==> inputs of run a <==
Design AHBPERIPH, start of the top module:
module AHBPERIPH(
  input  wire        HCLK,
  input  wire        HRESETn,
  input  wire [31:0] HADDR,
  input  wire [1:0]  HTRANS,
  input  wire        HWRITE,
  input  wire [31:0] HWDATA,
  output wire [31:0] HRDATA,
  output wire        HREADY,
  input  wire        RsRx,
  output wire        RsTx,
  input  wire        capture_event,
  output wire        PWM_OUT,
  input  wire [15:0] GPIOIN,
  output wire [15:0] GPIOOUT,
  output wire [6:0]  seg,
  output wire        dp,
  output wire [3:0]  an,
  output wire        uart_irq,
  output wire        timer_irq,
  output wire        gpio_irq
);
  wire [3:0]  mux_sel;
  wire        hsel_uart, hsel_timer, hsel_gpio, hsel_7seg;
  wire [31:0] hrdata_uart, hrdata_timer, hrdata_gpio, hrdata_7seg;
  wire        hready_uart, hready_timer, hready_gpio, hready_7seg;
  AHBDCD uAHBDCD (
    .HADDR(HADDR),
    .HSEL_S0(),
    .HSEL_S1(),
    .HSEL_S2(hsel_uart),
    .HSEL_S3(hsel_timer),
    .HSEL_S4(hsel_gpio),
    .HSEL_S5(hsel_7seg),
    .HSEL_S6(),
    .HSEL_S7(),
    .HSEL_S8(),
    .HSEL_S9(),
    .HSEL_NOMAP(),
    .MUX_SEL(mux_sel)
  );
  AHBMUX uAHBMUX (
    .HCLK(HCLK),
    .HRESETn(HRESETn),
    .MUX_SEL(mux_sel),
    .HRDATA_S0(32'h0000_0000),
    .HRDATA_S1(32'h0000_0000),
    .HRDATA_S2(hrdata_uart),
    .HRDATA_S3(hrdata_timer),
    .HRDATA_S4(hrdata_gpio),
    .HRDATA_S5(hrdata_7seg),
    .HRDATA_S6(32'h0000_0000),
    .HRDATA_S7(32'h0000_0000),
  ...
export LEC_CHECK = 0
export CAP_MARGIN = 10
export CORE_ASPECT_RATIO = 1.03
export CORE_MARGIN = 2
export CORE_UTILIZATION = 72
export CTS_CLUSTER_DIAMETER = 29
export CTS_CLUSTER_SIZE = 15
export HOLD_SLACK_MARGIN = -0.1
export MAX_ROUTING_LAYER = met4
export SETUP_SLACK_MARGIN = 0.55
export SLEW_MARGIN = 20
export TNS_END_PERCENT = 100
create_clock -name core_clock -period 4.06 [get_ports {HCLK}]
run.sh (not shown) runs the stock make flow with config.mk's settings and CLKGATE_MAP_FILE=.
==> inputs of run b, as changes to run a <==
CAP_MARGIN = 20   (was 10)
CORE_ASPECT_RATIO = 1.92   (was 1.03)
CORE_UTILIZATION = 64   (was 72)
CTS_CLUSTER_DIAMETER = 109   (was 29)
CTS_CLUSTER_SIZE = unset   (was 15)
HOLD_SLACK_MARGIN = unset   (was -0.1)
MAX_ROUTING_LAYER = met5   (was met4)
PLACE_DENSITY_LB_ADDON = 0.0   (was unset)
SETUP_SLACK_MARGIN = unset   (was 0.55)
SLEW_MARGIN = 35   (was 20)
TNS_END_PERCENT = 60   (was 100)
==> flow/constraint.sdc (replaced) <==
create_clock -name core_clock -period 4.91 [get_ports {HCLK}]
set_input_delay 0.9820 -clock core_clock [delete_from_list [all_inputs] [get_ports {HCLK}]]
set_output_delay 0.9820 -clock core_clock [all_outputs]
set_load 0.01 [all_outputs]
==> inputs of run c, as changes to run a <==
CORE_UTILIZATION = 70   (was 72)
CTS_CLUSTER_DIAMETER = 303   (was 29)
HOLD_SLACK_MARGIN = 0.3   (was -0.1)
SETUP_SLACK_MARGIN = 1.02   (was 0.55)
TNS_END_PERCENT = 5   (was 100)
==> summary of the runs <==
Run a finished with setup timing left. Run c finished with timing, DRC and antenna clean. Run b completed without violations. Area after synthesis is the same in run b and run a. Flip-flop count is the same in run b and run a. Of run b and run c, run b has the higher wire length (gap 0.36%, measured against run c). Clock skew, highest first: run a, run c, run b. Final area: run c is smaller than run a (10%). Between run b and run c, the lower clock power is in run b (gap about 3%, measured against run c). Count of clock-buffer cells in the layout, highest first: run a, run c, run b. The lowest global-route usage belongs to run b, the highest to run a. In run c the critical path depth is lower than in run a, by 2. Of run b and run a, run b has the higher die area (gap 12%, measured against run a).
==> figures <==
| item | run c | run a | run b |
|---|---|---|---|
| Run status | no timing/DRC/antenna violations | finished with violations | no timing/DRC/antenna violations |
| Violated checks | - | setup timing | - |
| Final area over synthesized area | 1.1539x | 1.2868x | 1.1329x |
| Number of antenna diodes | 1 | 5 | 0 |
| H-tree depth | 2 | 4 | 2 |
| Nonclk buf count | 266 | 332 | 192 |
| Initial antenna violation count | 1 | 6 | 0 |
| Largest vdd supply drop | 0.0004032 V | 0.0006135 V | 0.0004631 V |
| Number of stages on the worst setup path | 7 | 9 | 9 |
| Total Power | 13.47 mW | 20.78 mW | 11.82 mW |
| Final design instance area without fill | 0.03509 mm2 | 0.03914 mm2 | 0.03446 mm2 |
| Area used by multi-input combinational logic | 0.01186 mm2 | 0.01209 mm2 | 0.01145 mm2 |
| # setup viols final | 0 | 6 | 0 |
| Aggregate negative setup slack | 0 ps | -1238 ps | 0 ps |
| Net switching power of the design | 3.241 mW | 5.137 mW | 2.793 mW |
| Global routing usage on met1 | 0.4981 | 0.5819 | 0.3664 |
| All-Layer GR Usage | 0.3656 | 0.4889 | 0.3281 |
| Die height | 215.5 um | 212.6 um | 306.1 um |
| Critical path data required time | 3250 ps | 3250 ps | 3930 ps |
| Clock transition at the registers of the reported paths | 70 ps | 50 ps | 70 ps |
| Power consumed by the clock network | 4.68 mW | 11.7 mW | 4.55 mW |
| Clock buf/inv share | 0.04100 | 0.1200 | 0.05422 |
| Combinational power share | 0.078 | 0.059 | 0.072 |

========
==> run P <==
AHBPERIPH again, from the RTL that the note above started with.
## AHBPERIPH
module AHBPERIPH(
  input  wire        HCLK,
  input  wire        HRESETn,
  input  wire [31:0] HADDR,
  input  wire [1:0]  HTRANS,
  input  wire        HWRITE,
  input  wire [31:0] HWDATA,
  output wire [31:0] HRDATA,
  output wire        HREADY,
  input  wire        RsRx,
  output wire        RsTx,
  input  wire        capture_event,
  output wire        PWM_OUT,
  input  wire [15:0] GPIOIN,
  output wire [15:0] GPIOOUT,
  output wire [6:0]  seg,
  output wire        dp,
  output wire [3:0]  an,
  output wire        uart_irq,
  output wire        timer_irq,
  output wire        gpio_irq
);
  wire [3:0]  mux_sel;
  wire        hsel_uart, hsel_timer, hsel_gpio, hsel_7seg;
  wire [31:0] hrdata_uart, hrdata_timer, hrdata_gpio, hrdata_7seg;
  wire        hready_uart, hready_timer, hready_gpio, hready_7seg;
  AHBDCD uAHBDCD (
    .HADDR(HADDR),
    .HSEL_S0(),
    .HSEL_S1(),
    .HSEL_S2(hsel_uart),
    .HSEL_S3(hsel_timer),
    .HSEL_S4(hsel_gpio),
    .HSEL_S5(hsel_7seg),
    .HSEL_S6(),
    .HSEL_S7(),
    .HSEL_S8(),
    .HSEL_S9(),
    .HSEL_NOMAP(),
    .MUX_SEL(mux_sel)
  );
  AHBMUX uAHBMUX (
    .HCLK(HCLK),
    .HRESETn(HRESETn),
    .MUX_SEL(mux_sel),
    .HRDATA_S0(32'h0000_0000),
    .HRDATA_S1(32'h0000_0000),
    .HRDATA_S2(hrdata_uart),
    .HRDATA_S3(hrdata_timer),
    .HRDATA_S4(hrdata_gpio),
    .HRDATA_S5(hrdata_7seg),
    .HRDATA_S6(32'h0000_0000),
    .HRDATA_S7(32'h0000_0000),
    .HRDATA_S8(32'h0000_0000),
    .HRDATA_S9(32'h0000_0000),
    .HRDATA_NOMAP(32'hDEADBEEF),
    .HREADYOUT_S0(1'b1),
    .HREADYOUT_S1(1'b1),
    .HREADYOUT_S2(hready_uart),
    .HREADYOUT_S3(hready_timer),
    .HREADYOUT_S4(hready_gpio),
    .HREADYOUT_S5(hready_7seg),
    .HREADYOUT_S6(1'b1),
    .HREADYOUT_S7(1'b1),
    .HREADYOUT_S8(1'b1),
    .HREADYOUT_S9(1'b1),
    .HREADYOUT_NOMAP(1'b1),
    .HRDATA(HRDATA),
    .HREADY(HREADY)
  );
  ...
export LEC_CHECK = 0
export CAP_MARGIN = 20
export CELL_PAD_IN_SITES_DETAIL_PLACEMENT = 1
export CORE_MARGIN = 2
export CORE_UTILIZATION = 40
export HOLD_SLACK_MARGIN = 0.26
export MIN_ROUTING_LAYER = met2
export PLACE_DENSITY_LB_ADDON = 0.0
export SETUP_SLACK_MARGIN = 1.38
export SLEW_MARGIN = 0
export TNS_END_PERCENT = 30
create_clock -name core_clock -period 10.0 [get_ports {HCLK}]
==> inputs of run E, as changes to run P <==
ABC_AREA = 1   (was unset)
CELL_PAD_IN_SITES_DETAIL_PLACEMENT = unset   (was 1)
CORE_UTILIZATION = 72   (was 40)
CTS_CLUSTER_DIAMETER = 229   (was unset)
HOLD_SLACK_MARGIN = -0.08   (was 0.26)
MAX_ROUTING_LAYER = met4   (was unset)
MIN_ROUTING_LAYER = unset   (was met2)
PLACE_DENSITY = 0.6   (was unset)
PLACE_DENSITY_LB_ADDON = unset   (was 0.0)
SETUP_SLACK_MARGIN = unset   (was 1.38)
SLEW_MARGIN = 20   (was 0)
TNS_END_PERCENT = 40   (was 30)
==> flow/constraint.sdc (replaced) <==
create_clock -name core_clock -period 6.8 [get_ports {HCLK}]
set_input_delay 1.3600 -clock core_clock [delete_from_list [all_inputs] [get_ports {HCLK}]]
set_output_delay 1.3600 -clock core_clock [all_outputs]
set_load 0.01 [all_outputs]
==> flow_summary.yaml <==
# physical design summary
outcome:
  status: "complete, no violations"
grt:
  grt_use_total_pct: 34.33
  met3_usage_pct: 46.17
min_path:
  worst_hold_path.endpoint: "uAHB7SEGDEC.counter[15]"
place:
  dp_cells: 3324
power:
  comb_power_uw: 436
  p_clk_share_pct: 44.3
final_timing:
  fin_crit_sh_pct: 69.02
  clock-skew-final_ns: 0.02733
synth:
  top_cell_area_share_pct: 31.60
the above is filed under run P

==> flow_summary.yaml <==
# physical design summary
grt:
  grt_use_total_pct: 44.62
  met3_usage_pct: 10.71
synth:
  top_cell_area_share_pct: 28.21
  largest_area_cell: "dfrtp_1"
power:
  p_clk_share_pct: 45.5
  comb_power_uw: 332
place:
  dp_cells: 4632
final_timing:
  clock-skew-final_ns: 0.01957
min_path:
  worst_hold_path.endpoint: "uAHBTIMER.uprescaler16.counter[0]"
outcome:
  status: "complete, no violations"
the above is filed under run E


========
==> inputs of 04-21 <==
AHBPERIPH again, from the RTL that the note above started with.
clock: 4.08 ns
lec_check: 0
cap_margin: 20
core_margin: 2
core_utilization: 72
cts_cluster_diameter: 359
cts_cluster_size: 13
place_density_lb_addon: 0.27
setup_slack_margin: 1.2
slew_margin: 20
tns_end_percent: 5
==> 07-19: changes against 04-21 <==
==> flow/config.mk (replaced) <==
export PLATFORM = sky130hd
export DESIGN_NAME = AHBPERIPH
export DESIGN_NICKNAME = AHBPERIPH
export VERILOG_FILES = /design/flow/design.v
export SDC_FILE = /design/flow/constraint.sdc
export NUM_CORES = 4
export LEC_CHECK = 0
export ABC_AREA = 1
export CAP_MARGIN = 20
export CELL_PAD_IN_SITES_DETAIL_PLACEMENT = 1
export CORE_MARGIN = 2
export CORE_UTILIZATION = 27
export MIN_ROUTING_LAYER = met1
export PLACE_DENSITY_LB_ADDON = 0.18
export SETUP_SLACK_MARGIN = 0.19
export SLEW_MARGIN = 0
export TNS_END_PERCENT = 30
==> flow/constraint.sdc (replaced) <==
create_clock -name core_clock -period 10.0 [get_ports {HCLK}]
set_input_delay 2.0000 -clock core_clock [delete_from_list [all_inputs] [get_ports {HCLK}]]
set_output_delay 2.0000 -clock core_clock [all_outputs]
set_load 0.01 [all_outputs]
==> 04-26: changes against 04-21 <==
==> flow/config.mk (replaced) <==
export PLATFORM = sky130hd
export DESIGN_NAME = AHBPERIPH
export DESIGN_NICKNAME = AHBPERIPH
export VERILOG_FILES = /design/flow/design.v
export SDC_FILE = /design/flow/constraint.sdc
export NUM_CORES = 4
export LEC_CHECK = 0
export ABC_AREA = 1
export CAP_MARGIN = 20
export CORE_MARGIN = 2
export CORE_UTILIZATION = 65
export CTS_CLUSTER_SIZE = 93
export PLACE_DENSITY = 0.6
export SETUP_SLACK_MARGIN = -0.46
export SLEW_MARGIN = 20
==> flow/constraint.sdc (replaced) <==
create_clock -name core_clock -period 11.7 [get_ports {HCLK}]
set_input_delay 2.3400 -clock core_clock [delete_from_list [all_inputs] [get_ports {HCLK}]]
set_output_delay 2.3400 -clock core_clock [all_outputs]
set_load 0.01 [all_outputs]
==> 10-06: changes against 04-21 <==
==> flow/config.mk (replaced) <==
export PLATFORM = sky130hd
export DESIGN_NAME = AHBPERIPH
export DESIGN_NICKNAME = AHBPERIPH
export VERILOG_FILES = /design/flow/design.v
export SDC_FILE = /design/flow/constraint.sdc
export NUM_CORES = 4
export LEC_CHECK = 0
export ABC_AREA = 0
export CAP_MARGIN = 15
export CORE_MARGIN = 7
export CORE_UTILIZATION = 55
export MAX_ROUTING_LAYER = met5
export MIN_ROUTING_LAYER = met2
export PLACE_DENSITY_LB_ADDON = 0.29
export SETUP_SLACK_MARGIN = -0.43
export SLEW_MARGIN = 20
==> flow/constraint.sdc (replaced) <==
create_clock -name core_clock -period 5.67 [get_ports {HCLK}]
set_input_delay 1.1340 -clock core_clock [delete_from_list [all_inputs] [get_ports {HCLK}]]
set_output_delay 1.1340 -clock core_clock [all_outputs]
set_load 0.01 [all_outputs]
==> qor summary <==
Status: 07-19 finished clean; 04-26 finished clean; 04-21 finished clean; 10-06 finished with violations
Reasons for failing layout checks: 07-19 -; 04-26 -; 04-21 -; 10-06 setup timing
Area enclosed by the die boundary: 07-19 0.1290 mm^2; 04-26 0.05424 mm^2; 04-21 0.04390 mm^2; 10-06 0.06208 mm^2
Routed metal-1 wirelength: 07-19 57.84 mm; 04-26 38.81 mm; 04-21 31.04 mm; 10-06 0 um
Plain + repair buffers: 07-19 182; 04-26 170; 04-21 276; 10-06 175
Met3 Track Usage GR: 07-19 0.02560; 04-26 0.08039; 04-21 0.08963; 10-06 0.4701
Top Consumer: 07-19 the clock network; 04-26 registers; 04-21 registers; 10-06 registers
Terminus of the critical flop-to-flop path: 07-19 uAHBUART.uFIFO_TX.array_reg[2][6]; 04-26 uAHBTIMER.value[26]; 04-21 uAHBTIMER.value[30]; 10-06 uAHBUART.uFIFO_RX.array_reg[2][3]
Sequential share of cell area: 07-19 0.4578; 04-26 0.4777; 04-21 0.5145; 10-06 0.5243
Hold Path Sink: 07-19 uAHBTIMER.uprescaler16.counter[0]; 04-26 uAHBTIMER.uprescaler16.counter[0]; 04-21 -; 10-06 uAHBTIMER.uprescaler16.counter[0]
Proportion of netlist area held by the largest area contributor: 07-19 0.2821; 04-26 0.2821; 04-21 0.3160; 10-06 0.3160
Post-cts resize count: 07-19 0; 04-26 0; 04-21 250; 10-06 0
Overall power: 07-19 6.219 mW; 04-26 4.992 mW; 04-21 14.06 mW; 10-06 11.11 mW
Post-CTS repair timing setup buffer count: 07-19 0; 04-26 0; 04-21 71; 10-06 0
Synthesized Nets: 07-19 4138; 04-26 4138; 04-21 2407; 10-06 2407
Number of cell instances on the worst register-to-register path: 07-19 9; 04-26 13; 04-21 11; 10-06 8
Routed wire per std cell: 07-19 20.43 um; 04-26 20.92 um; 04-21 29.94 um; 10-06 25.03 um
Largest net degree at the start of global routing: 07-19 160; 04-26 186; 04-21 98; 10-06 135
Setup repair after global routing missed its margin: 07-19 false; 04-26 false; 04-21 true; 10-06 -
Post-synth design cell area: 07-19 0.03406 mm^2; 04-26 0.03406 mm^2; 04-21 0.03041 mm^2; 10-06 0.03041 mm^2
Total inserted antenna cells: 07-19 2; 04-26 1; 04-21 2; 10-06 1
Placed Cells: 07-19 5683; 04-26 4703; 04-21 2896; 10-06 3044
Final instance count without filler cells: 07-19 5842; 04-26 4835; 04-21 3083; 10-06 3180

========
==> branch willow: inputs <==
Starting RTL as in the previous note.
clock: 10.0 ns
lec_check: 0
abc_area: 1
cap_margin: 20
cell_pad_in_sites_detail_placement: 1
core_margin: 9
core_utilization: 27
cts_cluster_diameter: 382
cts_cluster_size: 22
gpl_timing_driven: 1
min_routing_layer: met1
place_density_lb_addon: 0.18
setup_slack_margin: 0.19
slew_margin: 0
tns_end_percent: 30
==> inputs of branch amber, as changes to branch willow <==
CAP_MARGIN = 35   (was 20)
CELL_PAD_IN_SITES_DETAIL_PLACEMENT = 2   (was 1)
CORE_MARGIN = 6   (was 9)
CORE_UTILIZATION = 35   (was 27)
CTS_CLUSTER_DIAMETER = not set   (was 382)
CTS_CLUSTER_SIZE = not set   (was 22)
GPL_ROUTABILITY_DRIVEN = 1   (was not set)
GPL_TIMING_DRIVEN = not set   (was 1)
MAX_ROUTING_LAYER = met4   (was not set)
MIN_ROUTING_LAYER = not set   (was met1)
PLACE_DENSITY_LB_ADDON = 0.17   (was 0.18)
SETUP_SLACK_MARGIN = -0.14   (was 0.19)
SLEW_MARGIN = 20   (was 0)
TNS_END_PERCENT = 10   (was 30)
==> flow/constraint.sdc (replaced) <==
create_clock -name core_clock -period 6.39 [get_ports {HCLK}]
set_input_delay 1.2780 -clock core_clock [delete_from_list [all_inputs] [get_ports {HCLK}]]
set_output_delay 1.2780 -clock core_clock [all_outputs]
set_load 0.01 [all_outputs]
==> comparison <==
Of branch willow and branch amber, branch willow has the higher worst hold slack (gap 0.0037 ns). Against branch willow, the worst setup slack of branch amber is lower by 2.7 ns. Against branch willow, the routed wire length of branch amber is larger by 20%. Synthesized cell count is the same in branch willow and branch amber. Critical path depth is the same in branch willow and branch amber. Of branch willow and branch amber, branch amber has the higher sequential power (gap 36%, measured against branch amber).
No activity file was given, so power comes from the tool's default toggle rates.
